$ cat flow/config.mk
export PLATFORM = sky130hd
export DESIGN_NAME = byte_unit_top
export DESIGN_NICKNAME = byte_unit_top
export VERILOG_FILES = /design/flow/design.v
export SDC_FILE = /design/flow/constraint.sdc
export NUM_CORES = 4
export LEC_CHECK = 0
export CAP_MARGIN = 20
export CORE_MARGIN = 2
export CORE_UTILIZATION = 72
export CTS_CLUSTER_DIAMETER = 400
export CTS_CLUSTER_SIZE = 97
export PLACE_DENSITY = 0.41
export SETUP_SLACK_MARGIN = 0.48
export SLEW_MARGIN = 20
$ cat flow/constraint.sdc
create_clock -name core_clock -period 2.17 [get_ports {clk}]
set_input_delay 0.4340 -clock core_clock [delete_from_list [all_inputs] [get_ports {clk}]]
set_output_delay 0.4340 -clock core_clock [all_outputs]
set_load 0.01 [all_outputs]
$ cat flow/design.v
module instruction_fetch (
  input clk,
  input rstn,
  input suspend_cpu,
  input       pc_take_branch,    
  input [7:0] pc_branch_target,  
  output [7:0] pc_instruction_address
);
reg [7:0] pc;
always @(posedge clk or negedge rstn) begin
  if (rstn == 1'b0) begin
    pc <= 8'd0;
  end else if (pc_take_branch == 1'b1) begin
    pc <= pc_branch_target;
  end else if (suspend_cpu == 1'b0) begin
    pc <= pc + 8'd1;
  end
end
assign pc_instruction_address = pc;
endmodule
module instruction_decode (
  input clk,
  input rstn,
  input suspend_cpu,
  input [20:0] instruction,
  input [15:0] wb_regfile_writeback,  
  input  [3:0] wb_rd_id,              
  input        wb_reg_write,          
  output reg [4:0] opcode,
  output reg alu_src,
  output reg mem_branch,
  output reg mem_write,
  output reg mem_read,
  output reg reg_write,
  output reg mem_to_reg,
  output reg sema_read,
  output reg sema_write,
  output reg  [3:0] rd_id,
  output reg [15:0] rs1,
  output reg [15:0] rs2,
  output reg [15:0] imm
);
localparam ADD = 5'd0;
localparam SUB = 5'd1;
localparam MUL = 5'd2;
localparam DIV = 5'd3;
localparam AND = 5'd4;
localparam OR = 5'd5;
localparam XOR = 5'd6;
localparam NOT = 5'd7;
localparam ADDI = 5'd8;
localparam SUBI = 5'd9;
localparam MULI = 5'd10;
localparam DIVI = 5'd11;
localparam ANDI = 5'd12;
localparam ORI = 5'd13;
localparam XORI = 5'd14;
localparam SHL = 5'd15;
localparam SHR = 5'd16;
localparam SHLI = 5'd17;
localparam SHRI = 5'd18;
localparam BEQ = 5'd19;
localparam BNE = 5'd20;
localparam BGT = 5'd21;
localparam BLT = 5'd22;
localparam CEQ = 5'd23;
localparam CNE = 5'd24;
localparam CGT = 5'd25;
localparam CLT = 5'd26;
localparam LD = 5'd27;
localparam ST = 5'd28;
localparam SEMA_RD = 5'd29;
localparam SEMA_WR = 5'd30;
localparam JALR = 5'd31;
wire [4:0] op_i;
wire [3:0] rs1_id;
wire [3:0] rs2_id;
wire [7:0] i_imm;
wire [7:0] b_imm;
reg [15:0] regfile [1:15];
assign op_i   = instruction[4:0];
assign i_imm  = instruction[20:13];
assign b_imm  = {instruction[20:17], instruction[8:5]};
assign rs1_id = instruction[12:9];
assign rs2_id = instruction[16:13];
wire [15:0] rs1_val = (rs1_id == 4'd0) ? 16'd0 : regfile[rs1_id];
wire [15:0] rs2_val = (rs2_id == 4'd0) ? 16'd0 : regfile[rs2_id];
always @(posedge clk or negedge rstn) begin
  if (rstn == 1'b0) begin
    opcode <= 5'd0;
    alu_src <= 1'b0;
    mem_branch <= 1'b0;
    mem_write <= 1'b0;
    mem_read <= 1'b0;
    reg_write <= 1'b0;
    mem_to_reg <= 1'b0;
    sema_read <= 1'b0;
    sema_write <= 1'b0;
    rd_id <= 4'd0;
    rs1 <= 16'd0;
    rs2 <= 16'd0;
    imm <= 16'd0;
  end else if (suspend_cpu == 1'b0) begin
    opcode <= op_i;
    rd_id <= instruction[8:5];
    rs1 <= rs1_val;
    rs2 <= rs2_val;
    alu_src <= 1'b0;
    mem_branch <= 1'b0;
    mem_write <= 1'b0;
    mem_read <= 1'b0;
    reg_write <= 1'b0;
    mem_to_reg <= 1'b0;
    sema_read <= 1'b0;
    sema_write <= 1'b0;
    imm <= 16'd0;
    case (op_i)
      ADD, SUB, MUL, DIV, AND, OR, XOR, NOT, SHL, SHR: begin
        reg_write <= 1'b1;
      end
      ADDI, SUBI, MULI, DIVI, ANDI, ORI, XORI, SHLI, SHRI: begin
        alu_src <= 1'b1;
        reg_write <= 1'b1;
        imm <= {8'd0, i_imm};
      end
      BEQ, BNE, BGT, BLT: begin
        mem_branch <= 1'b1;
        imm <= {8'd0, b_imm};
      end
      CEQ, CNE, CGT, CLT: begin
        sema_write <= 1'b1;
      end
      LD: begin
        mem_read <= 1'b1;
        reg_write <= 1'b1;
        mem_to_reg <= 1'b1;
        imm <= {8'd0, i_imm};
      end
      ST: begin
        mem_write <= 1'b1;
        imm <= {8'd0, i_imm};
      end
      SEMA_RD: begin
        reg_write <= 1'b1;
        mem_to_reg <= 1'b1;
        sema_read <= 1'b1;
      end
      SEMA_WR: begin
        sema_write <= 1'b1;
      end
      JALR: begin
        mem_branch <= 1'b1;
        reg_write <= 1'b1;
      end
      default: begin
      end
    endcase
  end
end
integer i_reg;
always @(posedge clk or negedge rstn) begin
  if (rstn == 1'b0) begin
    for (i_reg = 1; i_reg < 16; i_reg = i_reg + 1) begin
      regfile[i_reg] <= 16'd0;
    end
  end else if ((wb_reg_write == 1'b1) && (wb_rd_id != 4'd0)) begin
    regfile[wb_rd_id] <= wb_regfile_writeback;
  end
end
endmodule
module instruction_execute (
  input  clk,
  input  rstn,
  input  suspend_cpu,
  output phase_done,
  input [4:0] id_opcode,
  input [7:0] id_pc,       
  input id_alu_src,
  input id_mem_branch,
  input id_mem_write,
  input id_mem_read,
  input id_reg_write,
  input id_mem_to_reg,
  input id_sema_read,
  input id_sema_write,
  input [3:0]  id_rd_id,
  input [15:0] id_rs1,
  input [15:0] id_rs2,
  input [15:0] id_imm,
  output reg [15:0] alu_result,
  output reg  [7:0] branch_target_address,
  output reg        branch_taken,
  output reg  [3:0] ex_rd_id,
  output reg        ex_mem_branch,
  output reg        ex_mem_write,
  output reg        ex_mem_read,
  output reg        ex_reg_write,
  output reg        ex_mem_to_reg,
  output reg        ex_sema_read,
  output reg        ex_sema_write,
  output reg  [7:0] ex_mem_addr,
  output reg [15:0] ex_mem_write_data
);
localparam ADD = 5'd0;
localparam SUB = 5'd1;
localparam MUL = 5'd2;
localparam DIV = 5'd3;
localparam AND = 5'd4;
localparam OR = 5'd5;
localparam XOR = 5'd6;
localparam NOT = 5'd7;
localparam ADDI = 5'd8;
localparam SUBI = 5'd9;
localparam MULI = 5'd10;
localparam DIVI = 5'd11;
localparam ANDI = 5'd12;
localparam ORI = 5'd13;
localparam XORI = 5'd14;
localparam SHL = 5'd15;
localparam SHR = 5'd16;
localparam SHLI = 5'd17;
localparam SHRI = 5'd18;
localparam BEQ = 5'd19;
localparam BNE = 5'd20;
localparam BGT = 5'd21;
localparam BLT = 5'd22;
localparam CEQ = 5'd23;
localparam CNE = 5'd24;
localparam CGT = 5'd25;
localparam CLT = 5'd26;
localparam JALR = 5'd31;
wire [15:0] alu_in1;
wire [15:0] alu_in2;
reg  [15:0] alu_single_cycle_out;
reg         cond;
wire is_multi_cycle = (id_opcode == MUL) || (id_opcode == MULI) ||
                      (id_opcode == DIV) || (id_opcode == DIVI);
wire is_div = (id_opcode == DIV) || (id_opcode == DIVI);
assign alu_in1 = id_rs1;
assign alu_in2 = (id_alu_src == 1'b1) ? id_imm : id_rs2;
always @(*) begin
  case (id_opcode)
    ADD, ADDI: alu_single_cycle_out = alu_in1 + alu_in2;
    SUB, SUBI: alu_single_cycle_out = alu_in1 - alu_in2;
    AND, ANDI: alu_single_cycle_out = alu_in1 & alu_in2;
    OR, ORI:   alu_single_cycle_out = alu_in1 | alu_in2;
    XOR, XORI: alu_single_cycle_out = alu_in1 ^ alu_in2;
    NOT:       alu_single_cycle_out = ~alu_in1;
    SHL, SHLI: alu_single_cycle_out = alu_in1 << alu_in2[3:0];
    SHR, SHRI: alu_single_cycle_out = alu_in1 >> alu_in2[3:0];
    JALR:      alu_single_cycle_out = {8'd0, id_pc};
    default:   alu_single_cycle_out = 16'b0;
  endcase
end
always @(*) begin
  case (id_opcode)
    BEQ, CEQ: cond = (alu_in1 == alu_in2);
    BNE, CNE: cond = (alu_in1 != alu_in2);
    BGT, CGT: cond = (alu_in1 > alu_in2);
    BLT, CLT: cond = (alu_in1 < alu_in2);
    JALR:     cond = 1'b1;
    default:  cond = 1'b0;
  endcase
end
reg [15:0] mul_acc;
reg [16:0] div_temp;
reg [15:0] dividend;
reg [15:0] divisor;
reg [15:0] multiplicand;
reg  [4:0] cycle_count;
wire [16:0] div_shift = {div_temp[15:0], dividend[15]};
wire [16:0] div_diff  = div_shift - {1'b0, divisor};
always @(posedge clk or negedge rstn) begin
  if (rstn == 1'b0) begin
    mul_acc <= 16'd0;
    div_temp <= 17'd0;
    dividend <= 16'd0;
    divisor <= 16'd0;
    multiplicand <= 16'd0;
    cycle_count <= 5'd0;
  end else if ((suspend_cpu == 1'b0) && is_multi_cycle) begin
    if (cycle_count == 5'd0) begin
      mul_acc <= 16'd0;
      div_temp <= 17'd0;
      multiplicand <= alu_in1;
      dividend <= is_div ? alu_in1 : alu_in2;
      divisor <= alu_in2;
      cycle_count <= 5'd1;
    end else if (cycle_count <= 5'd16) begin
      if (is_div) begin
        if (div_diff[16] == 1'b0) begin
          div_temp <= div_diff;
          dividend <= {dividend[14:0], 1'b1};
        end else begin
          div_temp <= div_shift;
          dividend <= {dividend[14:0], 1'b0};
        end
      end else begin
        if (dividend[0]) begin
          mul_acc <= mul_acc + multiplicand;
        end
        multiplicand <= multiplicand << 1;
        dividend <= dividend >> 1;
      end
      cycle_count <= cycle_count + 5'd1;
    end
  end else begin
    cycle_count <= 5'd0;
  end
end
assign phase_done = is_multi_cycle ? (cycle_count == 5'd17) : 1'b1;
always @(posedge clk or negedge rstn) begin
  if (rstn == 1'b0) begin
    alu_result    <= 16'd0;
    branch_target_address <= 8'd0;
    branch_taken  <= 1'b0;
    ex_rd_id      <= 4'b0;
    ex_mem_branch <= 1'b0;
    ex_mem_write  <= 1'b0;
    ex_mem_read   <= 1'b0;
    ex_reg_write  <= 1'b0;
    ex_mem_to_reg <= 1'b0;
    ex_sema_read  <= 1'b0;
    ex_sema_write <= 1'b0;
    ex_mem_addr   <= 8'd0;
    ex_mem_write_data <= 16'd0;
  end else if ((suspend_cpu == 1'b0) && phase_done) begin
    alu_result    <= is_multi_cycle ? (is_div ? dividend : mul_acc) : alu_single_cycle_out;
    branch_target_address <= (id_opcode == JALR) ? alu_in1[7:0] : id_imm[7:0];
    branch_taken  <= cond;
    ex_rd_id      <= id_rd_id;
    ex_mem_branch <= id_mem_branch;
    ex_mem_write  <= id_mem_write;
    ex_mem_read   <= id_mem_read;
    ex_reg_write  <= id_reg_write;
    ex_mem_to_reg <= id_mem_to_reg;
    ex_sema_read  <= id_sema_read;
    ex_sema_write <= id_sema_write;
    ex_mem_addr   <= id_imm[7:0];
    ex_mem_write_data <= (id_opcode == CEQ || id_opcode == CNE ||
                          id_opcode == CGT || id_opcode == CLT) ? {15'd0, cond} : id_rs1;
  end
end
endmodule
module memory_access (
  input clk,
  input rstn,
  input suspend_cpu,
  output phase_done,
  input sema_valid,
  input sema_data_in,
  input sema_is_empty,
  output sema_ready,
  output sema_write,
  output sema_data_out,
  input [15:0] ex_alu_result,
  input  [7:0] ex_branch_target_address,
  input        ex_branch_taken,
  input  [3:0] ex_rd_id,
  input        ex_mem_branch,
  input        ex_mem_write,
  input        ex_mem_read,
  input        ex_reg_write,
  input        ex_mem_to_reg,
  input        ex_sema_read,
  input        ex_sema_write,
  input  [7:0] ex_mem_addr,
  input [15:0] ex_mem_write_data,
  input [15:0] data_memory_read_data,
  output  [7:0] data_memory_address,
  output        data_memory_write_en,
  output [15:0] data_memory_write_data,
  output reg [15:0] mem_alu_result,
  output reg  [3:0] mem_rd_id,
  output reg        mem_reg_write,
  output            mem_take_branch,
  output      [7:0] mem_branch_target_address
);
assign data_memory_address = ex_mem_addr;
assign data_memory_write_en = ex_mem_write & ~suspend_cpu;
assign data_memory_write_data = ex_mem_write_data;
assign mem_take_branch = ex_branch_taken & ex_mem_branch & ~suspend_cpu;
assign mem_branch_target_address = ex_branch_target_address;
assign sema_write    = ex_sema_write & ~suspend_cpu;
assign sema_data_out = ex_mem_write_data[0];
assign sema_ready    = ex_sema_read & ~suspend_cpu;
assign phase_done = ex_sema_write ? sema_is_empty :
                    ex_sema_read  ? sema_valid    : 1'b1;
always @(posedge clk or negedge rstn) begin
  if (rstn == 1'b0) begin
    mem_alu_result <= 16'd0;
    mem_rd_id      <= 4'd0;
    mem_reg_write  <= 1'b0;
  end else if ((suspend_cpu == 1'b0) && phase_done) begin
    if (ex_mem_to_reg == 1'b1) begin
      mem_alu_result <= ex_sema_read ? {15'd0, sema_data_in} : data_memory_read_data;
    end else begin
      mem_alu_result <= ex_alu_result;
    end
    mem_rd_id      <= ex_rd_id;
    mem_reg_write  <= ex_reg_write;
  end
end
endmodule
module register_writeback (
  input suspend_cpu,
  input [15:0] mem_alu_result,
  input  [3:0] mem_rd_id,
  input        mem_reg_write,
  output [15:0] wb_regfile_writeback,
  output  [3:0] wb_rd_id,
  output        wb_reg_write
);
assign wb_reg_write = mem_reg_write & ~suspend_cpu;
assign wb_rd_id = mem_rd_id;
assign wb_regfile_writeback = mem_alu_result;
endmodule
module byte_unit_top (
  input clk,
  input rstn,
  output  [7:0] imem_addr,
  input  [20:0] imem_data,
  output  [7:0] dmem_addr,
  output        dmem_we,
  output [15:0] dmem_wdata,
  input  [15:0] dmem_rdata,
  input  sema_valid_i,  
  input  sema_data_i,   
  output sema_ready_o,  
  input  sema_is_empty_i,  
  output sema_write_o,     
  output sema_data_o,      
  output halted
);
wire [7:0]  if_instruction_address_o;
reg  [20:0] if_instruction;
wire [4:0]  id_opcode_o;
wire        id_alu_src_o;
wire        id_mem_branch_o;
wire        id_mem_write_o;
wire        id_mem_read_o;
wire        id_reg_write_o;
wire        id_mem_to_reg_o;
wire        id_sema_read_o;
wire        id_sema_write_o;
wire [3:0]  id_rd_id_o;
wire [15:0] id_rs1_o;
wire [15:0] id_rs2_o;
wire [15:0] id_imm_o;
wire        ex_phase_done_o;
wire [15:0] ex_alu_result_o;
wire  [7:0] ex_branch_target_address_o;
wire        ex_branch_taken_o;
wire  [3:0] ex_rd_id_o;
wire        ex_mem_branch_o;
wire        ex_mem_write_o;
wire        ex_mem_read_o;
wire        ex_reg_write_o;
wire        ex_mem_to_reg_o;
wire        ex_sema_read_o;
wire        ex_sema_write_o;
wire  [7:0] ex_mem_addr_o;
wire [15:0] ex_mem_write_data_o;
wire        mem_phase_done_o;
wire [15:0] mem_alu_result_o;
wire [3:0]  mem_rd_id_o;
wire        mem_reg_write_o;
wire        mem_take_branch_o;
wire  [7:0] mem_branch_target_address_o;
wire [15:0] wb_regfile_writeback_o;
wire  [3:0] wb_rd_id_o;
wire        wb_reg_write_o;
localparam [2:0] IF = 3'd0, ID = 3'd1, EX = 3'd2, MEM = 3'd3, WB = 3'd4, HALT = 3'd5;
reg [2:0] cpu_phase;
wire if_suspend_cpu_i  = (cpu_phase != IF);
wire id_suspend_cpu_i  = (cpu_phase != ID);
wire ex_suspend_cpu_i  = (cpu_phase != EX);
wire mem_suspend_cpu_i = (cpu_phase != MEM);
wire wb_suspend_cpu_i  = (cpu_phase != WB);
always @(posedge clk or negedge rstn) begin
  if (rstn == 1'b0) begin
    cpu_phase <= IF;
  end else begin
    case (cpu_phase)
      IF:  cpu_phase <= (&imem_data) ? HALT : ID;
      ID:  cpu_phase <= EX;
      EX:  if (ex_phase_done_o) cpu_phase <= MEM;
      MEM: if (mem_phase_done_o) cpu_phase <= WB;
      WB:  cpu_phase <= IF;
      default: cpu_phase <= HALT;
    endcase
  end
end
always @(posedge clk or negedge rstn) begin
  if (rstn == 1'b0) begin
    if_instruction <= {{16{1'b0}}, 5'b01111};  
  end else if (if_suspend_cpu_i == 1'b0) begin
    if_instruction <= imem_data;
  end
end
assign imem_addr = if_instruction_address_o;
assign halted = (cpu_phase == HALT);
instruction_fetch instruction_fetch_inst (
  .clk (clk),
  .rstn (rstn),
  .suspend_cpu (if_suspend_cpu_i),
  .pc_take_branch (mem_take_branch_o),
  .pc_branch_target (mem_branch_target_address_o),
  .pc_instruction_address (if_instruction_address_o)
);
instruction_decode instruction_decode_inst (
  .clk (clk),
  .rstn (rstn),
  .suspend_cpu (id_suspend_cpu_i),
  .instruction (if_instruction),
  .wb_regfile_writeback (wb_regfile_writeback_o),
  .wb_reg_write (wb_reg_write_o),
  .wb_rd_id (wb_rd_id_o),
  .opcode (id_opcode_o),
  .alu_src (id_alu_src_o),
  .mem_branch (id_mem_branch_o),
  .mem_write (id_mem_write_o),
  .mem_read (id_mem_read_o),
  .reg_write (id_reg_write_o),
  .mem_to_reg (id_mem_to_reg_o),
  .sema_read (id_sema_read_o),
  .sema_write (id_sema_write_o),
  .rd_id (id_rd_id_o),
  .rs1 (id_rs1_o),
  .rs2 (id_rs2_o),
  .imm (id_imm_o)
);
instruction_execute instruction_execute_inst (
  .clk (clk),
  .rstn (rstn),
  .suspend_cpu (ex_suspend_cpu_i),
  .phase_done (ex_phase_done_o),
  .id_opcode (id_opcode_o),
  .id_pc (if_instruction_address_o),
  .id_alu_src (id_alu_src_o),
  .id_mem_branch (id_mem_branch_o),
  .id_mem_write (id_mem_write_o),
  .id_mem_read (id_mem_read_o),
  .id_reg_write (id_reg_write_o),
  .id_mem_to_reg (id_mem_to_reg_o),
  .id_sema_read (id_sema_read_o),
  .id_sema_write (id_sema_write_o),
  .id_rd_id (id_rd_id_o),
  .id_rs1 (id_rs1_o),
  .id_rs2 (id_rs2_o),
  .id_imm (id_imm_o),
  .alu_result (ex_alu_result_o),
  .branch_target_address (ex_branch_target_address_o),
  .branch_taken (ex_branch_taken_o),
  .ex_rd_id (ex_rd_id_o),
  .ex_mem_branch (ex_mem_branch_o),
  .ex_mem_write (ex_mem_write_o),
  .ex_mem_read (ex_mem_read_o),
  .ex_reg_write (ex_reg_write_o),
  .ex_mem_to_reg (ex_mem_to_reg_o),
  .ex_sema_read (ex_sema_read_o),
  .ex_sema_write (ex_sema_write_o),
  .ex_mem_addr (ex_mem_addr_o),
  .ex_mem_write_data (ex_mem_write_data_o)
);
memory_access memory_access_inst (
  .clk (clk),
  .rstn (rstn),
  .suspend_cpu (mem_suspend_cpu_i),
  .phase_done (mem_phase_done_o),
  .sema_valid (sema_valid_i),
  .sema_data_in (sema_data_i),
  .sema_is_empty (sema_is_empty_i),
  .sema_ready (sema_ready_o),
  .sema_write (sema_write_o),
  .sema_data_out (sema_data_o),
  .ex_alu_result (ex_alu_result_o),
  .ex_branch_target_address (ex_branch_target_address_o),
  .ex_branch_taken (ex_branch_taken_o),
  .ex_rd_id (ex_rd_id_o),
  .ex_mem_branch (ex_mem_branch_o),
  .ex_mem_write (ex_mem_write_o),
  .ex_mem_read (ex_mem_read_o),
  .ex_reg_write (ex_reg_write_o),
  .ex_mem_to_reg (ex_mem_to_reg_o),
  .ex_sema_read (ex_sema_read_o),
  .ex_sema_write (ex_sema_write_o),
  .ex_mem_addr (ex_mem_addr_o),
  .ex_mem_write_data (ex_mem_write_data_o),
  .data_memory_read_data (dmem_rdata),
  .data_memory_address (dmem_addr),
  .data_memory_write_en (dmem_we),
  .data_memory_write_data (dmem_wdata),
  .mem_alu_result (mem_alu_result_o),
  .mem_rd_id (mem_rd_id_o),
  .mem_reg_write (mem_reg_write_o),
  .mem_take_branch (mem_take_branch_o),
  .mem_branch_target_address (mem_branch_target_address_o)
);
register_writeback register_writeback_inst (
  .suspend_cpu (wb_suspend_cpu_i),
  .mem_alu_result (mem_alu_result_o),
  .mem_rd_id (mem_rd_id_o),
  .mem_reg_write (mem_reg_write_o),
  .wb_regfile_writeback (wb_regfile_writeback_o),
  .wb_rd_id (wb_rd_id_o),
  .wb_reg_write (wb_reg_write_o)
);
endmodule
$ cat flow/run.sh
#!/bin/bash
# the make line also repeats each setting of config.mk as NAME=value (left out here)
make -C /OpenROAD-flow-scripts/flow DESIGN_CONFIG=/design/flow/config.mk WORK_HOME=/design/flow/orfs CLKGATE_MAP_FILE= finish
==> Changelog: implementation, run 1 <==
### Implementation results

* Total global routing track utilization at 0.921
* Largest buffer count on any clock path at 3
* Synth Area per Inst at 9.98 µm²
* PortBufs at about 78
* Total grt overflow at ~1,100
* Simple-Gate Area Share at 0.144
* Top non-seq family: AND-OR/OR-AND gates
* Syn Std Cell Area at 28,500 µm²
* EDFF count, synth at 0
* Main flop type: dfrtp_1
* Mux share at 0.150
* Placed cells at 3,806
* Adder share at 0.0397
* CTS sink count at 493
* Count leader, synth: dfrtp_1
* Yosys top cell by area: dfrtp_1
* Post-synth ARST share at 1.00
* FP Util at 0.734
* Aoi share at 0.182
* Post-synth seq share at 0.433
* Inserted Clock Buffers at 9
* Yosys Instances at between 2,000 and 3,000
* Yosys cell types at 98
* Root Buffer: clkbuf_16
* HPWL after DPL at around 80 mm
* Error: [ERROR GRT-0116] Global routing finished with congestion. Check the congestion regions in the DRC Viewer.
* Floorplan Nets at roughly 3,000
* Synthesized instance count at 2,858
* Site row count at about 72
* Top cells, area: dfrtp_1 (43%), mux2_2 (11%), nand2_1 (4.7%), ha_1 (3.7%), a22oi_1 (2.9%)
* #FFs+latches synth at around 490
* Synth warn at 6
* Dominant cell area share at 0.429
* H-tree depth at 1
* Routability Congestion at about 1.1
* Status: stopped before the end
* Fail Step: global routing
* Top post-synthesis cells by count: dfrtp_1 (489), nand2_1 (359), mux2_2 (266)
* Die area at a little over 40,000 µm²
* IO Pins at roughly 79
* Die Ht at roughly 200 µm
* Die x size at 203 µm
* Yosys Chip Area at between 20,000 and 30,000 µm²
* Core area at 38,800 µm²
* Post-synthesis xor/xnor area fraction at 0.0111
## per-layer routing
layer	GRT usage	GRT overflow
met5	0.538	2
met4	0.979	347
met3	0.824	72
met2	1.04	601
met1	0.890	34
## per-stage QoR
stage               cell area (µm²)  utilization  setup WS [ns]
detailed placement            34600        0.890          -1.08
global placement              34600        0.890         -0.997
floorplan                     29700            -         -0.991
CTS                           38000        0.978         -0.907
## timing repair
action	4_1_cts
setup buffers	153
pin swaps	160
hold buffers	1
hold endpoints to repair	30
resized	373
gates cloned	13
endpoints found under the setup margin	500
==> inputs of run 2 (changes only) <==
- ABC_AREA: unset -> 0
- CORE_UTILIZATION: 72 -> 40
- CTS_CLUSTER_DIAMETER: 400 -> 31
- CTS_CLUSTER_SIZE: 97 -> 70
- MAX_ROUTING_LAYER: unset -> met5
- MIN_ROUTING_LAYER: unset -> met2
- PLACE_DENSITY: 0.41 -> unset
- SETUP_SLACK_MARGIN: 0.48 -> unset
- TNS_END_PERCENT: unset -> 5
- clock period: 2.17 -> 5.26 ns (I/O delays scaled with it)
==> Changelog: implementation, run 2 <==
### Implementation results

* Status: complete, no violations
* Floorplan Nets at 2,988 (unchanged)
* Clk slew on worst S/H paths at about 0.050 ns
* Worst-path maximum fanout at 13
* Setup bufs post-CTS at 0 (-100%)
* Crit path cell chain: buf_4 -> mux2i_1 -> ha_1 -> or3b_1 -> a31oi_2 -> o311ai_0 -> a31oi_1 -> o31a_1 -> o21ai_0 -> a21oi_1
* Die x size at 271 µm (+33%)
* Main flop type: dfrtp_1
* Routed Antenna Nets at 0
* EDFF count, synth at 0 (unchanged)
* Dominant cell area share at 0.429 (unchanged)
* CTS tree: done
* Top non-seq family: AND-OR/OR-AND gates
* CTS sink count at 493 (unchanged)
* Worst endpoint required time at between 5 and 6 ns
* Area growth syn-to-layout at 22.0%
* CP startpoint: instruction_decode_inst.alu_src
* P_comb at between 100 and 150 µW
* Worst path bufs/invs at 1
* RSZ-0062 raised after global routing: no
* WS Path Type: flop to flop
* PwrDens at 336 nW/µm²
* Global-route wire length before repair at 176 mm
* Yosys Instances at 2,858 (unchanged)
* PostCTS Resize Cnt at 0 (-100%)
* Synth warn at 6 (unchanged)
* Yosys top cell by area: dfrtp_1
* Worst Reg-to-Reg Cells at 10
* Yosys cell types at 98 (unchanged)
* Count leader, synth: dfrtp_1
* Inserted Clock Buffers at 112 (+103)
* Psw at 2700 µW
* Post-synth seq share at 0.433 (unchanged)
* Total global routing track utilization at 0.483
* Adder share at 0.0397 (unchanged)
* PortBufs at 78 (unchanged)
* Slowest stage cell, crit path: o311ai_0
* HP Class: input port to asynchronous set/reset pin
* DRT Wirelength at approximately 120 mm
* Aoi share at 0.182 (unchanged)
* Clk latency of the worst-skew pair at roughly 0.72 ns
* Net Sw Frac at 0.231
* Vias per cell at 8.64
* Hold-fix buffers, CTS at 0 (-1)
* Setup TNS at 0 ns
* Die Ht at 271 µm (+33%)
* Synth Area per Inst at 9.98 µm² (unchanged)
* HPWL after DPL at 73.7 mm (-7.4%)
* Syn Std Cell Area at 28,500 µm² (unchanged)
* IO Pins at 79 (unchanged)
* Simple-Gate Area Share at 0.144 (unchanged)
* Top power group: clock
* Hold Vio Cnt, Final at 0
* Die area at 73,400 µm² (+78%)
* DR WL/cell at 29.9 µm
* #FFs+latches synth at 493 (unchanged)
* Peak VDD IR at between 0.3 and 0.4 mV
* Number of global-route vias before repair at 38,300
* Post-synth ARST share at 1.00 (unchanged)
* LEAKAGE at about 0.016 µW
* Slowest stage delay, CP at roughly 0.86 ns
* R2r setup slk at around 1.3 ns
* Cell depth of the worst setup path at 10
* Fin crit share at 0.755
* Post-synthesis xor/xnor area fraction at 0.0111 (unchanged)
* Via count at approximately 34,000
* Final setup violation count at 0
* H-tree depth at 3 (+2)
* Remaining DRCs at 0
* Pin count of the biggest net entering global routing at 117
* Logic gate share of total power at 0.011
* # nets final at 3,067
* Initial DRC count at ~8,800
* Period minus WS final at 3.97 ns
* Largest buffer count on any clock path at 3 (unchanged)
* Top cells, area: dfrtp_1 (43%), mux2_2 (11%), nand2_1 (4.7%), ha_1 (3.7%), a22oi_1 (2.9%)
* Mux share at 0.150 (unchanged)
* Clk_skew at 0.0555 ns
* FP Util at 0.406 (-0.329)
* Top post-synthesis cells by count: dfrtp_1 (489), nand2_1 (359), mux2_2 (266)
* CP Launch Type: flop
* Clock group at roughly 7800 µW
* WP data arrival at 4.48 ns
* Worst Max-Slew Pin Slew at 1.31 ns
* Max Freq at ~250 MHz
* Total grt overflow at 0
* CP endpoint: instruction_execute_inst.alu_result[12]
* CP Capture Type: flop
* Core area at 70,300 µm² (+81%)
* Worst flop-to-flop path endpoint: instruction_execute_inst.alu_result[12]
* Power in sequential cells at 3800 µW
* Yosys Chip Area at 28,500 µm² (unchanged)
* Cell Area, Placed at 30,600 µm² (-12%)
* Post-route cell area at around 35,000 µm²
* Worst rel slew slack at 0.127
* Clk pwr share at 0.664
* Synthesized instance count at 2,858 (unchanged)
* Tool warnings at around 65
* DRT Pass-1 Iters at 30
* Routability Congestion at 1.01 (-8.6%)
* Reg-to-Reg Start: instruction_decode_inst.alu_src
* Final slew viol count at 0
* Hold Slack at approximately 0.39 ns
* Site row count at 97 (+35%)
* Max Cap Viol at 0
* Antenna violations before repair at 1
* P_int at 8980 µW
* Seq pwr share at 0.325
* Root Buffer: clkbuf_16
* Delay-heaviest family, CP: AND-OR/OR-AND gates
-- run 2: layer usage --
layer / wire [µm] / global-route usage / up-vias
li1: - / - / 10800
met4: 16800 / 0.182 / 72
met2: 55100 / 0.576 / 10500
met5: 1660 / 0.213 / -
met1: 0 / - / 11500
met3: 45600 / 0.582 / 1682
-- run 2: per-stage QoR --
| step | std cells | setup slack [ns] | utilization | total power (µW) |
|---|---|---|---|---|
| global placement | 3763 | 1.39 | 0.435 | 3990 |
| detailed placement | 3763 | 1.42 | 0.435 | 3990 |
| finish | 3987 | 1.29 | 0.495 | 11700 |
| global route | 3976 | 1.09 | 0.495 | 11900 |
| CTS | 3976 | 1.40 | 0.495 | 11600 |
| floorplan | 2858 | 1.85 | - | 3860 |
-- run 2: area by class of cell --
| class | instances | area [µm²] |
|---|---|---|
| diodes | 11 | 27.5 |
| clock buffers | 131 | 2990 |
| clock inverters | 82 | 1190 |
| fillers | 6417 | 35500 |
| inverters | 81 | 307 |
| multi-input cells | 2080 | 15200 |
| flip-flops and latches | 493 | 12300 |
| well taps | 940 | 1180 |
| repair buffers | 169 | 1530 |
==> inputs of run 3 (changes only) <==
- ABC_AREA: 0 -> 1
- CAP_MARGIN: 20 -> 5
- CELL_PAD_IN_SITES_DETAIL_PLACEMENT: unset -> 0
- CELL_PAD_IN_SITES_GLOBAL_PLACEMENT: unset -> 0
- CORE_UTILIZATION: 40 -> 72
- CTS_CLUSTER_DIAMETER: 31 -> 246
- CTS_CLUSTER_SIZE: 70 -> unset
- HOLD_SLACK_MARGIN: unset -> -0.09
- MAX_ROUTING_LAYER: met5 -> unset
- MIN_ROUTING_LAYER: met2 -> unset
- PLACE_DENSITY: unset -> 0.65
- SETUP_SLACK_MARGIN: unset -> 0.7
- TNS_END_PERCENT: 5 -> unset
- clock period: 5.26 -> 2.67 ns (I/O delays scaled with it)
==> Changelog: implementation, run 3 <==
### Implementation results

* Placed cells at 4,620 (+23%)
* Total global routing track utilization at 0.857
* Main flop type: dfrtp_1
* Synth warn at 6 (unchanged)
* Status: stopped before the end
* EDFF count, synth at 0 (unchanged)
* CTS sink count at 493 (unchanged)
* Post-synth ARST share at 1.00 (unchanged)
* Yosys Instances at 4,031 (+41%)
* Root Buffer: clkbuf_16
* Yosys Chip Area at 29,200 µm² (+2.3%)
* Cell Area, Placed at 31,400 µm² (+2.6%)
* Post-synthesis xor/xnor area fraction at 0.00691 (-0.00415)
* PortBufs at 78 (unchanged)
* H-tree depth at 2 (-1)
* Total grt overflow at 896
* Die area at 42,100 µm² (-43%)
* Adder share at 0.0388 (-0.000892)
* Yosys cell types at 56 (-43%)
* Core area at 39,800 µm² (-43%)
* FP Util at 0.732 (+0.327)
* Simple-Gate Area Share at 0.251 (+0.107)
* Inserted Clock Buffers at 51 (-54%)
* Dominant cell area share at 0.420 (-0.00965)
* Count leader, synth: nand2_1
* Top post-synthesis cells by count: nand2_1 (1,055), o21ai_0 (541), dfrtp_1 (489)
* Yosys top cell by area: dfrtp_1
* IO Pins at 79 (unchanged)
* Synthesized instance count at 4,031 (+41%)
* HPWL after DPL at 78.8 mm (+6.9%)
* Die Ht at 205 µm (-24%)
* Error: [ERROR GRT-0232] Routing congestion too high. Check the congestion heatmap in the GUI.
* Top cells, area: dfrtp_1 (42%), nand2_1 (14%), o21ai_0 (9.3%), inv_1 (6.1%), nand3_1 (5.3%)
* Floorplan Nets at 4,161 (+39%)
* Post-synth seq share at 0.423 (-0.00973)
* Fail Step: global routing
* Mux share at 0 (-0.150)
* Largest buffer count on any clock path at 3 (unchanged)
* Synth Area per Inst at 7.24 µm² (-27%)
* #FFs+latches synth at 493 (unchanged)
* Top non-seq family: simple AND/OR/NAND/NOR gates
* Syn Std Cell Area at 29,200 µm² (+2.3%)
* Die x size at 205 µm (-24%)
* Routability Congestion at 1.26 (+25%)
* Aoi share at 0.187 (+0.00449)
* Site row count at 73 (-25%)
-- run 3: per-stage QoR --
step	hold WS, ns	setup WS, ns
after global placement	0.456	0.188
after floorplan	0.238	0.403
after detailed placement	0.466	0.166
after CTS	0.453	0.246
-- run 3: what timing repair did --
| item | 4_1_cts |
|---|---|
| endpoints found under the setup margin | 225 |
| pin swaps | 118 |
| endpoints found under the hold margin | 42 |
| setup buffers | 88 |
| resized | 410 |
| gates cloned | 8 |
| hold buffers | 1 |
-- run 3: layer usage --
metal / GRT usage / overflow
met4: 0.890 / 269
met2: 1.02 / 549
met1: 0.835 / 31
met5: 0.411 / 4
met3: 0.711 / 43
==> inputs of run 4 (changes only) <==
- ABC_AREA: 1 -> unset
- CAP_MARGIN: 5 -> 20
- CELL_PAD_IN_SITES_DETAIL_PLACEMENT: 0 -> unset
- CELL_PAD_IN_SITES_GLOBAL_PLACEMENT: 0 -> unset
- CORE_UTILIZATION: 72 -> 70
- CTS_CLUSTER_DIAMETER: 246 -> 44
- CTS_CLUSTER_SIZE: unset -> 33
- HOLD_SLACK_MARGIN: -0.09 -> unset
- PLACE_DENSITY: 0.65 -> unset
- SETUP_SLACK_MARGIN: 0.7 -> -0.2
- clock period: 2.67 -> 2.55 ns (I/O delays scaled with it)
==> Changelog: implementation, run 4 <==
### Implementation results

* Status: stopped before the end
* Fail Step: global routing
* Aoi share at 0.182 (-0.00449)
* Post-synthesis xor/xnor area fraction at 0.0111 (+0.00415)
* Syn Std Cell Area at 28,500 µm² (-2.2%)
* IO Pins at 79 (unchanged)
* Floorplan Nets at 2,988 (-28%)
* Count leader, synth: dfrtp_1
* Die Ht at 206 µm (+0.27%)
* Top cells, area: dfrtp_1 (43%), mux2_2 (11%), nand2_1 (4.7%), ha_1 (3.7%), a22oi_1 (2.9%)
* H-tree depth at 2 (unchanged)
* Largest buffer count on any clock path at 3 (unchanged)
* Yosys top cell by area: dfrtp_1
* EDFF count, synth at 0 (unchanged)
* FP Util at 0.713 (-0.0197)
* HPWL after DPL at 74.9 mm (-4.9%)
* Site row count at 73 (unchanged)
* Synth Area per Inst at 9.98 µm² (+38%)
* Post-synth ARST share at 1.00 (unchanged)
* Synthesized instance count at 2,858 (-29%)
* CTS sink count at 493 (unchanged)
* Core area at 40,000 µm² (+0.46%)
* Dominant cell area share at 0.429 (+0.00965)
* Mux share at 0.150 (+0.150)
* Die area at 42,400 µm² (+0.53%)
* PortBufs at 78 (unchanged)
* Yosys Instances at 2,858 (-29%)
* Synth warn at 6 (unchanged)
* #FFs+latches synth at 493 (unchanged)
* Top non-seq family: AND-OR/OR-AND gates
* Main flop type: dfrtp_1
* Root Buffer: clkbuf_16
* Post-synth seq share at 0.433 (+0.00973)
* Routability Congestion at 1.06 (-16%)
* Die x size at 206 µm (+0.27%)
* Inserted Clock Buffers at 53 (+3.9%)
* Yosys cell types at 98 (+75%)
* Top post-synthesis cells by count: dfrtp_1 (489), nand2_1 (359), mux2_2 (266)
* Yosys Chip Area at 28,500 µm² (-2.2%)
* Simple-Gate Area Share at 0.144 (-0.107)
* Adder share at 0.0397 (+0.000892)
## run 4: through the flow
step	utilization	instance area, µm²	setup WS [ns]	instances
3_3_place_gp	0.814	32600	-0.578	3651
2_1_floorplan	-	28600	-0.611	2858
4_1_cts	0.870	34800	-0.525	3761
3_5_place_dp	0.814	32600	-0.692	3651
## run 4: repair_timing
item                                    in CTS
pin swaps                                   31
hold endpoints to repair                    46
hold buffers                                 1
gates resized                               66
buffers inserted                            14
endpoints found under the setup margin      22
==> inputs of run 5 (changes only) <==
- ABC_AREA: unset -> 0
- CAP_MARGIN: 20 -> 5
- CELL_PAD_IN_SITES_DETAIL_PLACEMENT: unset -> 0
- CELL_PAD_IN_SITES_GLOBAL_PLACEMENT: unset -> 0
- CORE_UTILIZATION: 70 -> 72
- CTS_CLUSTER_DIAMETER: 44 -> 353
- CTS_CLUSTER_SIZE: 33 -> 24
- PLACE_DENSITY_LB_ADDON: unset -> 0.01
- SETUP_SLACK_MARGIN: -0.2 -> 0.28
- clock period: 2.55 -> 2.16 ns (I/O delays scaled with it)
==> Changelog: implementation, run 5 <==
### Implementation results

* Status: stopped before the end
* Fail Step: clock tree synthesis
* Error: [ERROR DPL-0033] detailed placement checks failed during check placement.
* Synth warn at 6 (unchanged)
* Post-synth seq share at 0.433 (unchanged)
* Yosys Instances at 2,858 (unchanged)
* Die Ht at 203 µm (-1.4%)
* FP Util at 0.734 (+0.0216)
* Top cells, area: dfrtp_1 (43%), mux2_2 (11%), nand2_1 (4.7%), ha_1 (3.7%), a22oi_1 (2.9%)
* Die x size at 203 µm (-1.4%)
* Core area at 38,800 µm² (-2.9%)
* Yosys Chip Area at 28,500 µm² (unchanged)
* Aoi share at 0.182 (unchanged)
* Synthesized instance count at 2,858 (unchanged)
* Synth Area per Inst at 9.98 µm² (unchanged)
* Simple-Gate Area Share at 0.144 (unchanged)
* Post-synth ARST share at 1.00 (unchanged)
* Syn Std Cell Area at 28,500 µm² (unchanged)
* Routability Congestion at 1.10 (+3.5%)
* Die area at 41,200 µm² (-2.7%)
* Post-synthesis xor/xnor area fraction at 0.0111 (unchanged)
* HPWL after DPL at 79.2 mm (+5.7%)
* Top non-seq family: AND-OR/OR-AND gates
* Site row count at 72 (-1.4%)
* #FFs+latches synth at 493 (unchanged)
* EDFF count, synth at 0 (unchanged)
* Cell Area, Placed at 34,300 µm² (+5.4%)
* Yosys top cell by area: dfrtp_1
* Dominant cell area share at 0.429 (unchanged)
* Adder share at 0.0397 (unchanged)
* PortBufs at 78 (unchanged)
* Top post-synthesis cells by count: dfrtp_1 (489), nand2_1 (359), mux2_2 (266)
* Count leader, synth: dfrtp_1
* IO Pins at 79 (unchanged)
* Main flop type: dfrtp_1
* Yosys cell types at 98 (unchanged)
* Floorplan Nets at 2,988 (unchanged)
* Mux share at 0.150 (unchanged)
run 5: stage by stage:
step | instances | util | worst slack, ns | hold WS (ns)
3_5_place_dp | 3780 | 0.883 | -1.09 | 0.384
3_3_place_gp | 3780 | 0.883 | -0.940 | 0.382
2_1_floorplan | 2858 | - | -1.00 | 0.136
==> inputs of run 6 (changes only) <==
- CAP_MARGIN: 5 -> 40
- CELL_PAD_IN_SITES_DETAIL_PLACEMENT: 0 -> unset
- CELL_PAD_IN_SITES_GLOBAL_PLACEMENT: 0 -> 3
- CORE_ASPECT_RATIO: unset -> 1.87
- CORE_UTILIZATION: 72 -> 24
- CTS_CLUSTER_DIAMETER: 353 -> unset
- CTS_CLUSTER_SIZE: 24 -> unset
- PLACE_DENSITY: unset -> 0.68
- PLACE_DENSITY_LB_ADDON: 0.01 -> unset
- SETUP_SLACK_MARGIN: 0.28 -> unset
- TNS_END_PERCENT: unset -> 20
- clock period: 2.16 -> 3.18 ns (I/O delays scaled with it)
==> Changelog: implementation, run 6 <==
### Implementation results

* Initial DRC count at approximately 2,300
* Final setup margin at -0.0462 ns
* Total grt overflow at 0
* Top cells, area: dfrtp_1 (43%), mux2_2 (11%), nand2_1 (4.7%), ha_1 (3.7%), a22oi_1 (2.9%)
* Power in sequential cells at roughly 6300 µW
* Slowest stage cell, crit path: mux2i_2
* Post-synth ARST share at 1.00 (unchanged)
* Die Ht at 475 µm (+130%)
* Yosys Chip Area at 28,500 µm² (unchanged)
* DRT Pass-1 Iters at 6
* Mux share at 0.150 (unchanged)
* Clk pwr share at 0.506
* Synth Area per Inst at 9.98 µm² (unchanged)
* Reg-to-Reg Start: instruction_decode_inst.alu_src
* Syn Std Cell Area at 28,500 µm² (unchanged)
* Delay-heaviest family, CP: multiplexers
* Adder share at 0.0397 (unchanged)
* WS Path Type: flop to flop
* Net Sw Frac at 0.227
* Die area at 122,000 µm² (+200%)
* Worst Max-Slew Pin Slew at roughly 0.94 ns
* Yosys top cell by area: dfrtp_1
* DR WL/cell at approximately 29 µm
* Largest buffer count on any clock path at 3
* Synthesized instance count at 2,858 (unchanged)
* CTS tree: done
* Count leader, synth: dfrtp_1
* Antenna violations before repair at 2
* Period minus WS final at around 3.2 ns
* Dominant cell area share at 0.429 (unchanged)
* Worst rel slew slack at 0.370
* Layout Check Fails: negative setup slack
* PortBufs at 78 (unchanged)
* R2r setup slk at -0.05 ns
* Simple-Gate Area Share at 0.144 (unchanged)
* Psw at a little under 3000 µW
* Routed Antenna Nets at 0
* Status: finished with violations
* Peak VDD IR at between 0.3 and 0.4 mV
* Min-delay src: instruction_decode_inst.mem_write
* Worst flop-to-flop path endpoint: instruction_execute_inst.alu_result[15]
* FP Util at 0.241 (-0.494)
* Global-route wire length before repair at 193 mm
* CP Launch Type: flop
* Max Freq at 310 MHz
* Hold Vio Cnt, Final at 0
* DRT Wirelength at ~130 mm
* Number of global-route vias before repair at about 27,000
* Pin count of the biggest net entering global routing at just under 80
* Crit path cell chain: buf_12 -> mux2i_4 -> buf_4 -> mux2i_2 -> mux2i_1 -> mux2i_1 -> o21ai_0 -> buf_4 -> nor3_1 -> o211ai_1
* Hold endpoint: instruction_execute_inst.ex_mem_write
* Yosys Instances at 2,858 (unchanged)
* Post-synthesis xor/xnor area fraction at 0.0111 (unchanged)
* Vias per cell at between 5 and 6
* Root Buffer: clkbuf_16
* LEAKAGE at 0.0156 µW
* Synth warn at 6 (unchanged)
* EDFF count, synth at 0 (unchanged)
* Aoi share at 0.182 (unchanged)
* WP data arrival at approximately 3.7 ns
* Clk latency of the worst-skew pair at ~0.67 ns
* Clk_skew at roughly 0.047 ns
* Core Util, Final at 0.294
* Hold Path Depth at 2
* CP startpoint: instruction_decode_inst.alu_src
* Worst-path maximum fanout at 25
* Post-route insts no fill at 4,678
* Via count at roughly 25,000
* HPWL after DPL at 96.9 mm (+22%)
* P_int at just over 10,000 µW
* Worst path bufs/invs at 3
* Area growth syn-to-layout at 22.1%
* Max Cap Viol at 0
* Top power group: clock
* H-tree depth at 2
* HP Class: flop to flop
* CP Capture Type: flop
* Post-synth seq share at 0.433 (unchanged)
* Clk slew on worst S/H paths at 0.07 ns
* Worst Reg-to-Reg Cells at 10
* Site row count at 173 (+140%)
* Cell depth of the worst setup path at 10
* Final slew viol count at 0
* Remaining DRCs at 0
* Final setup violation count at 4
* Fin crit share at 1.01
* P_comb at ~220 µW
* Top non-seq family: AND-OR/OR-AND gates
* Worst endpoint required time at 3.69 ns
* Seq pwr share at 0.478
* Inserted Clock Buffers at ~52
* Clock group at 6640 µW
* Total global routing track utilization at 0.217
* CP endpoint: instruction_execute_inst.alu_result[15]
* Main flop type: dfrtp_1
* Logic gate share of total power at 0.017
* Core area at 118,000 µm² (+200%)
* Placed cells at 4,584 (+21%)
* Floorplan Nets at 2,988 (unchanged)
* PwrDens at about 380 nW/µm²
* #FFs+latches synth at 493 (unchanged)
* Die x size at 256 µm (+26%)
* RSZ-0062 raised after global routing: yes
* # nets final at around 3,200
* Top post-synthesis cells by count: dfrtp_1 (489), nand2_1 (359), mux2_2 (266)
* Hold Slack at 0.470 ns
* IO Pins at 79 (unchanged)
* Tool warnings at around 62
* CTS sink count at roughly 490
* Routability Congestion at 0.927 (-15%)
* Yosys cell types at 98 (unchanged)
* Slowest stage delay, CP at between 0.4 and 0.5 ns
run 6: what timing repair did:
item | 4_1_cts | 5_1_grt
hold buffers | 1 | 0
setup endpoints to repair | 9 | 13
setup buffers | 0 | 0
cloned | 0 | 0
hold endpoints to repair | 41 | 0
gates resized | 14 | 22
pin swaps | 3 | 1
run 6: layer usage:
| metal | up-vias | GRT usage | share of wire |
|---|---|---|---|
| li1 | 11000 | - | - |
| met1 | 12900 | 0.218 | 0.34 |
| met2 | 1037 | 0.410 | 0.53 |
| met3 | 436 | 0.0289 | 0.048 |
| met4 | 2 | 0.156 | 0.083 |
| met5 | - | 0 | 0.000097 |
run 6: cell type report:
type / count / area [µm²]
tap: 1575 / 1970
timing repair buffer: 357 / 3070
clock inverter: 15 / 277
multi-input combinational: 2080 / 15300
fill: 12300 / 83600
antenna: 1 / 2.50
clock buffer: 76 / 1490
inverter: 81 / 307
sequential: 493 / 12300
run 6: metrics by stage:
step	setup slack [ns]	TNS, ns	power, µW	area (µm²)
after floorplan	-0.00941	-0.00941	6390	28600
after global placement	-0.200	-0.804	6620	32800
after detailed placement	-0.172	-0.817	6620	32800
after CTS	-0.0314	-0.109	13300	34700
after global routing	-0.158	-0.789	13600	34800
final	-0.0462	-0.120	13100	34800
==> inputs of run 7 (changes only) <==
- ABC_AREA: 0 -> unset
- CAP_MARGIN: 40 -> 30
- CELL_PAD_IN_SITES_GLOBAL_PLACEMENT: 3 -> unset
- CORE_ASPECT_RATIO: 1.87 -> unset
- CORE_UTILIZATION: 24 -> 41
- CTS_CLUSTER_SIZE: unset -> 89
- GPL_ROUTABILITY_DRIVEN: unset -> 1
- GPL_TIMING_DRIVEN: unset -> 1
- PLACE_DENSITY: 0.68 -> unset
- PLACE_DENSITY_LB_ADDON: unset -> 0.07
- SETUP_SLACK_MARGIN: unset -> 0.8
- TNS_END_PERCENT: 20 -> 45
- clock period: 3.18 -> 2.9 ns (I/O delays scaled with it)
==> Changelog: implementation, run 7 <==
### Implementation results

* # nets final at 3,447 (+7.9%)
* Period minus WS final at 3.14 ns (-0.0851 ns)
* Core Util, Final at 0.577 (+0.283)
* Hold Path Depth at 2 (unchanged)
* Slowest stage delay, CP at 0.47 ns (about the same)
* H-tree depth at 2 (unchanged)
* Clk_skew at 0.0344 ns (-0.0125 ns)
* Worst Max-Slew Pin Slew at 0.937 ns (-0.00300 ns)
* Initial DRC count at 2,865 (+22%)
* Remaining DRCs at 0 (unchanged)
* EDFF count, synth at 0 (unchanged)
* Die x size at 268 µm (+4.6%)
* Core area at 68,700 µm² (-42%)
* Seq pwr share at 0.466 (-0.012)
* Post-synth ARST share at 1.00 (unchanged)
* P_comb at 246 µW (+12%)
* Syn Std Cell Area at 28,500 µm² (unchanged)
* Worst path bufs/invs at 2 (-1)
* IO Pins at 79 (unchanged)
* CP endpoint: instruction_execute_inst.ex_mem_write_data[0]
* Worst rel slew slack at 0.373 (+0.00311)
* Top post-synthesis cells by count: dfrtp_1 (489), nand2_1 (359), mux2_2 (266)
* Inserted Clock Buffers at 57 (+9.6%)
* Max Freq at 318 MHz (+2.7%)
* Total global routing track utilization at 0.332 (+0.115)
* Delay-heaviest family, CP: AND-OR/OR-AND gates
* Die area at 71,700 µm² (-41%)
* Global-route wire length before repair at 177 mm (-8.0%)
* Top cells, area: dfrtp_1 (43%), mux2_2 (11%), nand2_1 (4.7%), ha_1 (3.7%), a22oi_1 (2.9%)
* Routed Antenna Nets at 0 (unchanged)
* Worst Reg-to-Reg Cells at 11 (+1)
* Antenna violations before repair at 0 (-2)
* Cell depth of the worst setup path at 11 (+1)
* Yosys cell types at 98 (unchanged)
* HPWL after DPL at 79.9 mm (-18%)
* Synth Area per Inst at 9.98 µm² (unchanged)
* Die Ht at 268 µm (-44%)
* Post-synth seq share at 0.433 (unchanged)
* DRT Pass-1 Iters at 8 (+2)
* FP Util at 0.415 (+0.174)
* Pin count of the biggest net entering global routing at 64 (-19%)
* Fill cell count at 5,900 (-52%)
* Layout Check Fails: negative setup slack
* WP data arrival at 3.67 ns (-0.07 ns)
* Top power group: clock
* CTS sink count at 493 (unchanged)
* PwrDens at 372 nW/µm² (-1.3%)
* Fin crit share at 1.08 (+0.0686)
* HP Class: flop to flop
* Peak VDD IR at 0.498 mV (+46%)
* Final setup violation count at 9 (+5)
* Count leader, synth: dfrtp_1
* Max Cap Viol at 0 (unchanged)
* Place WS at -0.328 ns (-0.157 ns)
* Hold endpoint: instruction_decode_inst.rs2[12]
* Slowest stage cell, crit path: a2111o_1
* Status: finished with violations
* Min-delay src: instruction_decode_inst.rs2[12]
* Final setup margin at -0.241 ns (-0.195 ns)
* Worst flop-to-flop path endpoint: instruction_execute_inst.ex_mem_write_data[0]
* Via count at 26,800 (+5.8%)
* Largest buffer count on any clock path at 3 (unchanged)
* Number of global-route vias before repair at 26,800 (-0.26%)
* #FFs+latches synth at 493 (unchanged)
* Yosys Chip Area at 28,500 µm² (unchanged)
* Clk pwr share at 0.517 (+0.011)
* Final slew viol count at 0 (unchanged)
* Worst-path maximum fanout at 4 (-84%)
* Reg-to-Reg Start: instruction_decode_inst.alu_src
* CTS tree: done
* Adder share at 0.0397 (unchanged)
* LEAKAGE at 0.0179 µW (+15%)
* Main flop type: dfrtp_1
* DR WL/cell at 28.5 µm (-0.11%)
* Synthesized instance count at 2,858 (unchanged)
* Clk latency of the worst-skew pair at 0.66 ns (about the same)
* Post-synthesis xor/xnor area fraction at 0.0111 (unchanged)
* Synth warn at 6 (unchanged)
* CP startpoint: instruction_decode_inst.alu_src
* Psw at 3350 µW (+13%)
* Mux share at 0.150 (unchanged)
* Vias per cell at 6.24 (+15%)
* CP Launch Type: flop
* Site row count at 96 (-45%)
* CP Capture Type: flop
* Yosys top cell by area: dfrtp_1
* Logic gate share of total power at 0.017 (about the same)
* Power in sequential cells at 6880 µW (+9.7%)
* Dominant cell area share at 0.429 (unchanged)
* Crit path cell chain: buf_6 -> mux2i_4 -> ha_4 -> or3b_4 -> and3_4 -> a2111o_1 -> a31oi_4 -> mux2i_1 -> buf_4 -> a31oi_4 -> a221oi_2
* WS Path Type: flop to flop
* Worst endpoint required time at 3.43 ns (-0.26 ns)
* DRT Wirelength at 122 mm (-8.2%)
* Top non-seq family: AND-OR/OR-AND gates
* P_int at 11,400 µW (+12%)
* Simple-Gate Area Share at 0.144 (unchanged)
* Routability Congestion at 0.978 (+5.5%)
* R2r setup slk at -0.24 ns (-0.19 ns)
* Hold Vio Cnt, Final at 0 (unchanged)
* Total grt overflow at 0 (unchanged)
* Clock group at 7630 µW (+15%)
* Most frequent CP cell: a31oi_4
* Root Buffer: clkbuf_16
* Net Sw Frac at 0.227 (+0.000402)
* PortBufs at 78 (unchanged)
* Yosys Instances at 2,858 (unchanged)
* Clk slew on worst S/H paths at 0.06 ns (about the same)
* Area growth syn-to-layout at 39.0%
* Floorplan Nets at 2,988 (unchanged)
* Tool warnings at 62 (unchanged)
* RSZ-0062 raised after global routing: yes
* Aoi share at 0.182 (unchanged)
==> run 7: final cells by class <==
type                            count  area [µm²]  share of cell area
Clock inverter                     24         283             0.00713
Multi-Input combinational cell   2081       17800               0.448
Tap cell                          931        1160              0.0294
Sequential cell                   493       12400               0.312
Clock buffer                       83        1710              0.0430
Inverter                           81         312             0.00786
Timing Repair Buffer              603        6040               0.152
Antenna cell                        1        2.50           0.0000631
==> run 7: layer usage <==
layer,GRT usage,vias to the layer above,share of wire
li1,-,11600,-
met1,0.431,13500,0.40
met2,0.537,1366,0.46
met3,0.0581,411,0.070
met4,0.165,0,0.063
met5,0,-,0
==> run 7: timing repair <==
action,in CTS,in global routing
hold buffers,1,0
hold endpoints to repair,47,0
endpoints found under the setup margin,420,432
pin swaps,124,153
gates cloned,9,13
setup buffers,108,94
gates resized,447,315
==> run 7: stage by stage <==
stage	power [µW]	hold WS [ns]	cell area, µm²	setup TNS, ns	cells
2_1_floorplan	7010	0.284	28700	-0.912	2858
3_5_place_dp	7260	0.462	32400	-2.09	3964
5_1_grt	15200	0.501	39600	-2.45	4296
3_3_place_gp	7250	0.449	32400	-1.90	3962
6_report	14800	0.472	39600	-0.970	4297
4_1_cts	14900	0.464	37400	-0.898	4189
==> inputs of run 8 (changes only) <==
- ABC_AREA: unset -> 0
- CAP_MARGIN: 30 -> 5
- CELL_PAD_IN_SITES_DETAIL_PLACEMENT: unset -> 1
- CELL_PAD_IN_SITES_GLOBAL_PLACEMENT: unset -> 1
- CORE_ASPECT_RATIO: unset -> 1.86
- CORE_MARGIN: 2 -> 10
- CORE_UTILIZATION: 41 -> 43
- CTS_CLUSTER_DIAMETER: unset -> 246
- CTS_CLUSTER_SIZE: 89 -> unset
- GPL_ROUTABILITY_DRIVEN: 1 -> unset
- GPL_TIMING_DRIVEN: 1 -> unset
- PLACE_DENSITY: unset -> 0.72
- PLACE_DENSITY_LB_ADDON: 0.07 -> unset
- SETUP_SLACK_MARGIN: 0.8 -> -0.24
- TNS_END_PERCENT: 45 -> unset
- clock period: 2.9 -> 3.07 ns (I/O delays scaled with it)
==> Changelog: implementation, run 8 <==
### Implementation results

* Status: finished with violations
* Layout Check Fails: negative setup slack
* Clk latency of the worst-skew pair at 0.65 ns (about the same)
* Routed Antenna Nets at 0 (unchanged)
* Post-synth ARST share at 1.00 (unchanged)
* Pin count of the biggest net entering global routing at 127 (+98%)
* Hold Path Depth at 2 (unchanged)
* Mux share at 0.150 (unchanged)
* CP endpoint: instruction_execute_inst.ex_mem_write_data[0]
* Cell depth of the worst setup path at 10 (-1)
* Global-route wire length before repair at 183 mm (+3.0%)
* Count leader, synth: dfrtp_1
* Aoi share at 0.182 (unchanged)
* EDFF count, synth at 0 (unchanged)
* IO Pins at 79 (unchanged)
* Root Buffer: clkbuf_16
* Vias per cell at 6.51 (+4.3%)
* Via count at 25,600 (-4.6%)
* CP Launch Type: flop
* Largest buffer count on any clock path at 3 (unchanged)
* Min-delay src: instruction_decode_inst.rd_id[2]
* Logic gate share of total power at 0.016 (about the same)
* PortBufs at 78 (unchanged)
* Max Freq at 312 MHz (-2.1%)
* Worst path bufs/invs at 2 (unchanged)
* Slowest stage delay, CP at 0.43 ns (-0.04 ns)
* CTS tree: done
* Simple-Gate Area Share at 0.144 (unchanged)
* Crit path cell chain: mux2i_4 -> buf_4 -> ha_1 -> nor4b_1 -> buf_4 -> nand4b_1 -> o21a_1 -> o21ai_0 -> a31oi_4 -> a221oi_2
* Psw at 3040 µW (-9.1%)
* P_int at 10,300 µW (-9.9%)
* Dominant cell area share at 0.429 (unchanged)
* Initial DRC count at 2,121 (-26%)
* Post-route cell area at 33,700 µm² (-15%)
* CTS sink count at 493 (unchanged)
* Top cells, area: dfrtp_1 (43%), mux2_2 (11%), nand2_1 (4.7%), ha_1 (3.7%), a22oi_1 (2.9%)
* Floorplan Nets at 2,988 (unchanged)
* # nets final at 3,178 (-7.8%)
* Core Util, Final at 0.513 (-0.0640)
* Synth Area per Inst at 9.98 µm² (unchanged)
* Die Ht at 371 µm (+39%)
* Setup TNS at -0.588 ns (+0.381 ns)
* Period minus WS final at 3.21 ns (+0.0661 ns)
* Worst flop-to-flop path endpoint: instruction_execute_inst.ex_mem_write_data[0]
* Remaining DRCs at 0 (unchanged)
* Synth warn at 6 (unchanged)
* R2r setup slk at -0.14 ns (+0.10 ns)
* Clk slew on worst S/H paths at 0.06 ns (about the same)
* DRT Wirelength at 123 mm (+0.28%)
* Fin crit share at 1.04 (-0.0385)
* Hold endpoint: instruction_execute_inst.ex_rd_id[2]
* DRT Pass-1 Iters at 7 (-1)
* HP Class: flop to flop
* Top power group: clock
* Routability Congestion at 1.02 (+4.1%)
* Core area at 65,700 µm² (-4.4%)
* Reg-to-Reg Start: instruction_decode_inst.alu_src
* DR WL/cell at 31.2 µm (+9.6%)
* RSZ-0062 raised after global routing: yes
* Yosys cell types at 98 (unchanged)
* Worst rel slew slack at 0.243 (-0.130)
* Total global routing track utilization at 0.311 (-0.0216)
* Slowest stage cell, crit path: dfrtp_2
* Yosys Instances at 2,858 (unchanged)
* Final setup margin at -0.137 ns (+0.104 ns)
* CP startpoint: instruction_decode_inst.alu_src
* Power in sequential cells at 6490 µW (-5.7%)
* Clock group at 6600 µW (-13%)
* Delay-heaviest family, CP: AND-OR/OR-AND gates
* Worst-path maximum fanout at 25 (+21)
* Hold Slack at 0.478 ns (+0.00622 ns)
* FP Util at 0.434 (+0.0192)
* HPWL after DPL at 88.8 mm (+11%)
* Clk_skew at 0.0309 ns (-0.00346 ns)
* #FFs+latches synth at 493 (unchanged)
* Hold Vio Cnt, Final at 0 (unchanged)
* Yosys Chip Area at 28,500 µm² (unchanged)
* Antenna violations before repair at 1 (+1)
* Place WS at -0.311 ns (+0.0173 ns)
* WP data arrival at 3.73 ns (+0.06 ns)
* Seq pwr share at 0.488 (+0.022)
* Yosys top cell by area: dfrtp_1
* Synthesized instance count at 2,858 (unchanged)
* P_comb at 219 µW (-11%)
* Post-synth seq share at 0.433 (unchanged)
* Cell Area, Placed at 31,900 µm² (-1.7%)
* Most frequent CP cell: buf_4
* Clk pwr share at 0.496 (-0.021)
* CP Capture Type: flop
* Max Cap Viol at 0 (unchanged)
* Net Sw Frac at 0.228 (+0.00153)
* Worst endpoint required time at 3.60 ns (+0.17 ns)
* H-tree depth at 2 (unchanged)
* Worst Max-Slew Pin Slew at 1.14 ns (+0.199 ns)
* Adder share at 0.0397 (unchanged)
* Die x size at 209 µm (-22%)
* Total grt overflow at 0 (unchanged)
* Inserted Clock Buffers at 49 (-14%)
* PwrDens at 395 nW/µm² (+6.2%)
* Tool warnings at 63 (+1.6%)
* Setup bufs post-CTS at 0 (-100%)
* Worst Reg-to-Reg Cells at 10 (-1)
* Top non-seq family: AND-OR/OR-AND gates
* LEAKAGE at 0.0155 µW (-13%)
* Main flop type: dfrtp_1
* Die area at 77,500 µm² (+8.2%)
* WS Path Type: flop to flop
* Number of global-route vias before repair at 28,000 (+4.7%)
* Syn Std Cell Area at 28,500 µm² (unchanged)
* Final slew viol count at 0 (unchanged)
* Peak VDD IR at 0.500 mV (+0.45%)
* Area growth syn-to-layout at 18.1%
* Final setup violation count at 9 (unchanged)
* Top post-synthesis cells by count: dfrtp_1 (489), nand2_1 (359), mux2_2 (266)
* Post-synthesis xor/xnor area fraction at 0.0111 (unchanged)
* Site row count at 128 (+33%)
run 8: through the flow:
step           cells  power (µW)
3_5_place_dp    3841        6840
5_1_grt         3931       13700
6_report        3932       13300
4_1_cts         3931       13400
2_1_floorplan   2858        6620
3_3_place_gp    3841        6840
run 8: area by class of cell:
type,instances,area (µm²)
clock inverters,23,317
clock buffers,66,1390
inverters,81,307
well taps,845,1060
fillers,7188,32000
diodes,1,2.50
flip-flops and latches,493,12300
repair buffers,343,3030
multi-input cells,2080,15200
run 8: per-layer routing:
layer | vias up | global-route usage | wire length (µm)
met1 | 13000 | 0.316 | 42100
met5 | - | 0 | 0
met4 | 0 | 0.237 | 10700
met2 | 1084 | 0.560 | 62800
li1 | 11000 | - | -
met3 | 528 | 0.0508 | 7130
run 8: what timing repair did:
action	in CTS	in global routing
pin swaps	0	1
resized	2	13
endpoints found under the hold margin	29	0
hold buffers	1	0
endpoints found under the setup margin	3	8
==> inputs of run 9 (changes only) <==
- ABC_AREA: 0 -> 1
- CAP_MARGIN: 5 -> 20
- CELL_PAD_IN_SITES_DETAIL_PLACEMENT: 1 -> unset
- CELL_PAD_IN_SITES_GLOBAL_PLACEMENT: 1 -> unset
- CORE_ASPECT_RATIO: 1.86 -> 1.81
- CORE_MARGIN: 10 -> 2
- CORE_UTILIZATION: 43 -> 67
- CTS_CLUSTER_DIAMETER: 246 -> 338
- CTS_CLUSTER_SIZE: unset -> 59
- PLACE_DENSITY: 0.72 -> 0.35
- SETUP_SLACK_MARGIN: -0.24 -> unset
- clock period: 3.07 -> 5.0 ns (I/O delays scaled with it)
==> Changelog: implementation, run 9 <==
### Implementation results

* Status: stopped before the end
* Error: [ERROR GRT-0116] Global routing finished with congestion. Check the congestion regions in the DRC Viewer.
* H-tree depth at 1 (-1)
* Synthesized instance count at 4,031 (+41%)
* Post-synth seq share at 0.423 (-0.00973)
* Setup bufs post-CTS at 0 (unchanged)
* Syn Std Cell Area at 29,200 µm² (+2.3%)
* Main flop type: dfrtp_1
* Yosys Instances at 4,031 (+41%)
* Adder share at 0.0388 (-0.000892)
* #FFs+latches synth at 493 (unchanged)
* Yosys top cell by area: dfrtp_1
* Total grt overflow at 24
* Post-synth ARST share at 1.00 (unchanged)
* Routability Congestion at 1.23 (+21%)
* Die x size at 159 µm (-24%)
* PortBufs at 78 (unchanged)
* Count leader, synth: nand2_1
* Top non-seq family: simple AND/OR/NAND/NOR gates
* Top cells, area: dfrtp_1 (42%), nand2_1 (14%), o21ai_0 (9.3%), inv_1 (6.1%), nand3_1 (5.3%)
* Floorplan Nets at 4,161 (+39%)
* Synth Area per Inst at 7.24 µm² (-27%)
* PostCTS Resize Cnt at 0 (-2)
* Yosys cell types at 56 (-43%)
* Core area at 42,900 µm² (-35%)
* Inserted Clock Buffers at 12 (-76%)
* Post-synthesis xor/xnor area fraction at 0.00691 (-0.00415)
* Placed cells at 4,521 (+18%)
* Fail Step: global routing
* Total global routing track utilization at 0.539
* EDFF count, synth at 0 (unchanged)
* Aoi share at 0.187 (+0.00449)
* Site row count at 102 (-20%)
* Die Ht at 285 µm (-23%)
* Yosys Chip Area at 29,200 µm² (+2.3%)
* Hold-fix buffers, CTS at 0 (-1)
* CTS sink count at 493 (unchanged)
* Largest buffer count on any clock path at 3 (unchanged)
* Dominant cell area share at 0.420 (-0.00965)
* HPWL after DPL at 87.0 mm (-2.0%)
* Synth warn at 6 (unchanged)
* Die area at 45,300 µm² (-42%)
* FP Util at 0.680 (+0.246)
* Mux share at 0 (-0.150)
* Top post-synthesis cells by count: nand2_1 (1,055), o21ai_0 (541), dfrtp_1 (489)
* Simple-Gate Area Share at 0.251 (+0.107)
* Root Buffer: clkbuf_16
* IO Pins at 79 (unchanged)
==> run 9: layer usage <==
metal	GRT overflow	track usage
met1	0	0.529
met2	8	0.843
met3	1	0.188
met4	15	0.591
met5	0	0
==> run 9: through the flow <==
stage	util	total power [µW]	setup slack [ns]	instance area [µm²]
2_1_floorplan	-	11400	2.60	29200
3_3_place_gp	0.702	14400	1.15	30100
3_5_place_dp	0.702	14600	1.48	30100
4_1_cts	0.711	16300	1.19	30500
No activity file was given, so power comes from the tool's default toggle rates.
